Setup of run A:
// BallCompetition
module BallCompetition(
    input	wire clk,					 
    input   wire rstn,					 
    input	wire	[3:0]  sw_in,  	 
    input   wire  [2:0]  key_in,		 
    output	wire	[1:0]  reg_ab,  	 
    output  wire  [7:0]  led_time,	 
    output  [8:0]  seg_led_1,			 
	 output  [8:0]  seg_led_2			 
);
Size: about 1,500 cells after synthesis, about 160 flip-flops.
make LEC_CHECK=0 ABC_AREA=1 CAP_MARGIN=20 CORE_ASPECT_RATIO=0.5 CORE_MARGIN=2 CORE_UTILIZATION=72 CTS_CLUSTER_DIAMETER=338 CTS_CLUSTER_SIZE=99 PLACE_DENSITY=0.35 SETUP_SLACK_MARGIN=-0.35 SLEW_MARGIN=20 finish   # period 3.49 ns
run.sh (not shown) runs the stock make flow with config.mk's settings and CLKGATE_MAP_FILE=.
Tool error GRT-0232 stopped run A during global routing; no final results.
> inputs changed (run A -> run B)
- removing CTS_CLUSTER_DIAMETER (formerly 338)
- removing CORE_ASPECT_RATIO (formerly 0.5)
- changing CORE_UTILIZATION from 72 to 64
- removing ABC_AREA (formerly 1)
- removing SETUP_SLACK_MARGIN (formerly -0.35)
- removing PLACE_DENSITY (formerly 0.35)
- changing the clock period (ns, I/O delays scaled along) from 3.49 to 5.49
Results
- Looking at the reports, run B completed the entire flow and the layout it produced met the timing, design-rule and antenna checks.
- Summary of run B over run A: average instance area after synthesis now larger; synthesized cell count fell 255.
Input-level comparison between run C and run B:
- putting ABC_AREA at 1 where nothing was set
- clearing CTS_CLUSTER_SIZE, which used to be 99
- swapping 20 for 40 in CAP_MARGIN
- swapping 64 for 72 in CORE_UTILIZATION
- swapping 5.49 for 4.42 in the clock period (ns, I/O delays scaled along)
[summary]
- STATUS run=run C STAGES=ALL_DONE FINAL_CHECKS=FAILED CAUSE=negative setup slack
- On run C: total detailed-routing wirelength is 10% higher than what run B gave.
- Per the comparison of run C with run B, power consumption grew by 44%, inserted tap cell count shrank by 32.
- Run C: setup slack is 0.44 ns lower than what run B reported.
What run D does differently from run C at the input level:
- ABC_AREA no longer set, was 1
- CORE_UTILIZATION now 9, was 72
- CAP_MARGIN now 20, was 40
- the clock period (ns, I/O delays scaled along) now 11.3, was 4.42
### Flow results
Run D vs. run C: portion of the layout cell area used by clock cells now sits at about the same level; post-route clock skew was more or less identical; xor and xnor fraction of the mapped netlist area climbed 0.50 points. Run D completed every stage of the flow, and the final layout passed the timing, design-rule and antenna checks.

========
Starting RTL as in the previous note.
clock: 6.97 ns
lec_check: 0
cap_margin: 15
cell_pad_in_sites_global_placement: 1
core_aspect_ratio: 1.37
core_margin: 9
core_utilization: 40
cts_cluster_size: 20
gpl_routability_driven: 0
gpl_timing_driven: 1
hold_slack_margin: 0.11
min_routing_layer: met1
place_density_lb_addon: 0.0
setup_slack_margin: 1.25
slew_margin: 20
tns_end_percent: 55
The baseline completed without violations.
Next try:
- CAP_MARGIN: 15 -> 20
- CELL_PAD_IN_SITES_GLOBAL_PLACEMENT: 1 -> not set
- CORE_ASPECT_RATIO: 1.37 -> not set
- CORE_MARGIN: 9 -> 2
- CORE_UTILIZATION: 40 -> 66
- CTS_CLUSTER_SIZE: 20 -> not set
- GPL_ROUTABILITY_DRIVEN: 0 -> not set
- GPL_TIMING_DRIVEN: 1 -> not set
- HOLD_SLACK_MARGIN: 0.11 -> not set
- MIN_ROUTING_LAYER: met1 -> not set
- PLACE_DENSITY_LB_ADDON: 0.0 -> not set
- SETUP_SLACK_MARGIN: 1.25 -> not set
- TNS_END_PERCENT: 55 -> not set
- clock period: 6.97 -> 6.7 ns (I/O delays scaled with it)
After rerunning:
- The changed run finished clean
- flip-flop count stays the same
- worst setup slack got worse by 0.98 ns
- register-to-register slack got worse by 0.66 ns
- critical path depth rises by 4
- global-route usage rises by 16 points
- wire length falls by 9.4%
- clock power rises by about 10%
- non-clock buffer count falls by 9
- worst hold slack improved by 0.012 ns
- final cell count falls by 8.8%
- first-iteration DRC count rises by 74%
Next try:
- CORE_UTILIZATION: 66 -> 72
- CTS_CLUSTER_DIAMETER: not set -> 103
- CTS_CLUSTER_SIZE: not set -> 36
=> Wire length rose by a few percent. Final area fell slightly. Register-to-register slack gains 0.12 ns. Final cell count fell by a few percent. Worst hold slack gains 0.0083 ns. Via count rose by a few percent. Area after synthesis is unchanged. Worst setup slack gains 0.29 ns. Critical path depth fell by 8. Synthesized cell count does not change.

========
Starting RTL as in the previous note.
export LEC_CHECK = 0
export ABC_AREA = 1
export CAP_MARGIN = 20
export CORE_MARGIN = 2
export CORE_UTILIZATION = 44
export CTS_CLUSTER_DIAMETER = 280
export CTS_CLUSTER_SIZE = 100
export GPL_ROUTABILITY_DRIVEN = 0
export PLACE_DENSITY_LB_ADDON = 0.3
export SLEW_MARGIN = 20
export TNS_END_PERCENT = 30
create_clock -name core_clock -period 10.0 [get_ports {clk}]
The starting point ran to the end with no violations.
Rerun with:
Settings changed: ABC_AREA 1 to unset, CORE_ASPECT_RATIO set to 0.5, CORE_UTILIZATION 44 to 63, PLACE_DENSITY_LB_ADDON 0.3 to unset.
=> Wire length grows by 13%; sequential share of layout area increases by 0.97 points; sequential power is about the same; setup slack loses 1300 ps; final area drops by 2.9%; sequential cell count stays the same; final cell count came out lower by 20%; via count goes up by 3.9%; total power is lower by 8.7%; clock-buffer cell count climbs by 3; non-clock buffer count goes up by 7.
Rerun with:
Settings changed: CORE_ASPECT_RATIO 0.5 to unset, CORE_UTILIZATION 63 to 40, CTS_CLUSTER_DIAMETER 280 to unset, CTS_CLUSTER_SIZE 100 to unset, GPL_ROUTABILITY_DRIVEN 0 to unset, TNS_END_PERCENT 30 to unset.
Clock period 10.0 ns to 7.86 ns, I/O delays scaled along.
The changed run finished with timing, DRC and antenna clean.
Utilization fell by 25 points.
Synthesized cell count does not change.
Power rose by 25%.
Rerun with:
Settings changed: CORE_UTILIZATION 40 to 27.
Result:
- The changed run passed the timing, design-rule and antenna checks
- utilization falls by 14 points
- cell area rises by a few percent
- sequential share of layout area fell by 0.71 points
- die area came out higher by well over a third
- routed wire length rose slightly
Rerun with:
Settings changed: CORE_UTILIZATION 27 to 40.
Clock period 7.86 ns to 10.0 ns, I/O delays scaled along.
Effect: The new run went through all stages and came out clean. Final area falls by 2.6%. Routed wire length falls by 3.1%. Worst setup slack improved by 1500 ps. Via count falls by 1.7%. Die size falls by 32%.
Rerun with:
Settings changed: CTS_CLUSTER_DIAMETER set to 280, CTS_CLUSTER_SIZE set to 100, GPL_ROUTABILITY_DRIVEN set to 0, TNS_END_PERCENT set to 30.
Outcome:
- first-iteration DRC count increases by 25%
- final area stays flat
- worst setup slack gets worse by 110 ps
- synthesized area is unchanged
- register-to-register slack got worse by 180 ps
Power and IR drop assume default switching activity.
